==> flow/design.v (excerpt) <==
module tt_um_control_top #(
  parameter ADDRW = 24,
  parameter OPCODEW = 2,
  parameter REQ_QDEPTH = 4,
  parameter COMP_QDEPTH = 4
  ) (
    input  wire       ena,       
    input  wire       clk,       
    input  wire       rst_n,     
    input  wire [7:0] ui_in, 
    output wire [7:0] uo_out, 
    input  wire [7:0] uio_in,     
    output wire [7:0] uio_out, 
    output wire [7:0] uio_oe      
);
Size in the first run: about 4,300 cells after synthesis, about 860 flip-flops, ~43 I/O pins.
Settings: LEC_CHECK=0, ABC_AREA=1, CAP_MARGIN=20, CORE_ASPECT_RATIO=0.51, CORE_MARGIN=2, CORE_UTILIZATION=51, PLACE_DENSITY=0.6, SETUP_SLACK_MARGIN=0.18, SLEW_MARGIN=20; clock period 3.44 ns.
run.sh (not shown) runs the stock make flow with config.mk's settings and CLKGATE_MAP_FILE=.
Next try:
Settings changed: ABC_AREA 1 to unset, CORE_ASPECT_RATIO 0.51 to unset, CORE_UTILIZATION 51 to 64, PLACE_DENSITY 0.6 to unset, SETUP_SLACK_MARGIN 0.18 to unset.
Clock period 3.44 ns to 14.7 ns, I/O delays scaled along.
The new run completed with no timing, DRC or antenna violations.
Clock power went down by about 75%.
Routed wire length falls by 25%.
Clock-buffer cell count went up by 21.
Area after synthesis went down by 4.4%.
Final cell count fell by about 33%.
Sequential power went down by 79%.
Next try:
Settings changed: ABC_AREA set to 1, CORE_UTILIZATION 64 to 58, PLACE_DENSITY_LB_ADDON set to 0.14.
Clock period 14.7 ns to 5.88 ns, I/O delays scaled along.
The new run completed without violations.
Power climbs to 2.9 times its value.
Worst setup slack is worse by 7.2 ns.
Count of clock-buffer cells in the layout went up by 7.
Via count increases by 28%.
Clock power rises to 2.5 times its value.
Sequential share of layout area drops by 2.2 points.
Utilization went down by 7.5 points.
Design area goes up by about 4%.
Wire length is higher by 19%.
Sequential power rises to 2.8 times its value.
Next try:
Settings changed: ABC_AREA 1 to unset, CORE_UTILIZATION 58 to 56, PLACE_DENSITY_LB_ADDON 0.14 to unset.
Clock period 5.88 ns to 3.31 ns, I/O delays scaled along.
The new run produced a layout that fails on negative setup slack; final area came out lower by 2.1%; clock-buffer cell count came out higher by 2; final cell count came out lower by 28%; via count came out lower by 21%; combinational power came out higher by 38%; clock skew came out lower by 0.0053 ns; hold slack barely changes; critical path depth came out lower by 3; non-clock buffer count came out higher by 43; sequential cell count is unchanged.
Next try:
Settings changed: CORE_UTILIZATION 56 to 8.
Clock period 3.31 ns to 14.7 ns, I/O delays scaled along.
What happened: This time the run went through all stages and came out clean. Core utilization is lower by 53 points. Worst setup slack is better by 8.0 ns. Die size came out higher to 6.9 times its value. Global-route usage shrinks by 24 points. Combinational power shrinks by 80%. Via count came out lower by about 2.7%. Clock skew stays flat. Wire length goes down by 0.86%. Count of clock-buffer cells in the layout shrinks by 4.

alpha:
Starting RTL as in the previous note.
clock: 3.62 ns
lec_check: 0
cap_margin: 20
core_margin: 2
core_utilization: 72
cts_cluster_diameter: 66
cts_cluster_size: 14
hold_slack_margin: -0.07
place_density: 0.36
setup_slack_margin: 0.87
slew_margin: 40
alpha reached the end of the flow, and the finished layout is clean on the timing, DRC and antenna checks.
Input-level comparison between delta and alpha:
Settings: SETUP_SLACK_MARGIN: 0.87 -> unset; CTS_CLUSTER_DIAMETER: 66 -> unset; CTS_CLUSTER_SIZE: 14 -> unset; CORE_UTILIZATION: 72 -> 37; PLACE_DENSITY: 0.36 -> unset; HOLD_SLACK_MARGIN: -0.07 -> unset; SLEW_MARGIN: 40 -> 20; the clock period (ns, I/O delays scaled along): 3.62 -> 5.86.
Findings:
delta finished end to end and its layout was clean on timing, DRC and antenna.
On delta: non-clock buffer count is 46 lower than what alpha gave.
DRC violation total after the first TritonRoute iteration: delta < alpha
Type of the most critical hold path = register to register: delta; type of the most critical hold path = primary input to asynchronous set/reset pin: alpha
As far as remaining routing DRC violations goes, delta and alpha are indistinguishable; the numbers are identical.
delta vs. alpha: total routed wirelength went up by 610 um.
Tally of filler cells in the layout in delta is 5984 higher than in alpha

tt_um_control_top again, from the RTL that the note above started with.
make LEC_CHECK=0 ABC_AREA=1 CAP_MARGIN=20 CORE_MARGIN=2 CORE_UTILIZATION=71 CTS_CLUSTER_SIZE=24 PLACE_DENSITY_LB_ADDON=0.14 SETUP_SLACK_MARGIN=1.55 SLEW_MARGIN=20 finish   # period 5.88 ns
The starting point ran to the end with no violations.
Rerun with:
CTS_CLUSTER_SIZE = unset   (was 24)
PLACE_DENSITY = 0.37   (was unset)
PLACE_DENSITY_LB_ADDON = unset   (was 0.14)
SETUP_SLACK_MARGIN = unset   (was 1.55)
TNS_END_PERCENT = 10   (was unset)
clock period = 7.34 ns   (was 5.88 ns; I/O delays follow)
Result: The changed run produced a clean layout; register-to-register slack is better by 1.0 ns; final cell count hardly moves; design area barely changes; routed wire length stays flat; total power drops by 20%.
Rerun with:
ABC_AREA = unset   (was 1)
CORE_UTILIZATION = 40   (was 71)
PLACE_DENSITY = unset   (was 0.37)
TNS_END_PERCENT = unset   (was 10)
clock period = 5.86 ns   (was 7.34 ns; I/O delays follow)
=> Clock skew increases by 0.0085 ns. Total power increases by 9.5%. Die area increases by 68%. Hold slack hardly moves. Routed wire length decreases by 11%. Utilization decreases by 33 points. Critical path depth decreases by 1. Synthesized area decreases by 4.4%. First-iteration DRC count decreases by 22%.

tt_um_control_top again, from the RTL that the note above started with.
Design tt_um_control_top, start of the top module:
module tt_um_control_top #(
  parameter ADDRW = 24,
  parameter OPCODEW = 2,
  parameter REQ_QDEPTH = 4,
  parameter COMP_QDEPTH = 4
  ) (
    input  wire       ena,       
    input  wire       clk,       
    input  wire       rst_n,     
    input  wire [7:0] ui_in, 
    output wire [7:0] uo_out, 
    input  wire [7:0] uio_in,     
    output wire [7:0] uio_out, 
    output wire [7:0] uio_oe      
);
make LEC_CHECK=0 ABC_AREA=1 CAP_MARGIN=20 CELL_PAD_IN_SITES_DETAIL_PLACEMENT=1 CELL_PAD_IN_SITES_GLOBAL_PLACEMENT=3 CORE_ASPECT_RATIO=1.87 CORE_MARGIN=2 CORE_UTILIZATION=40 CTS_CLUSTER_SIZE=98 GPL_TIMING_DRIVEN=0 HOLD_SLACK_MARGIN=0.19 MAX_ROUTING_LAYER=met4 PLACE_DENSITY_LB_ADDON=0.3 SETUP_SLACK_MARGIN=2.92 SLEW_MARGIN=20 TNS_END_PERCENT=65 finish   # period 10.0 ns
Edit:
Settings changed: CELL_PAD_IN_SITES_DETAIL_PLACEMENT 1 to not set, CELL_PAD_IN_SITES_GLOBAL_PLACEMENT 3 to not set, CORE_ASPECT_RATIO 1.87 to not set, CORE_UTILIZATION 40 to 71, CTS_CLUSTER_SIZE 98 to not set, GPL_TIMING_DRIVEN 0 to not set, HOLD_SLACK_MARGIN 0.19 to not set, MAX_ROUTING_LAYER met4 to not set, PLACE_DENSITY_LB_ADDON 0.3 to not set, SETUP_SLACK_MARGIN 2.92 to not set, TNS_END_PERCENT 65 to not set.
Clock period 10.0 ns to 4.64 ns, I/O delays scaled along.
Effect: The changed run passed the timing, DRC and antenna checks. Register-to-register slack is worse by 4900 ps. Clock power grows by well over a third. Sequential share of layout area rises by 2.1 points. Final area fell by a few percent.
No activity file was given, so power comes from the tool's default toggle rates.
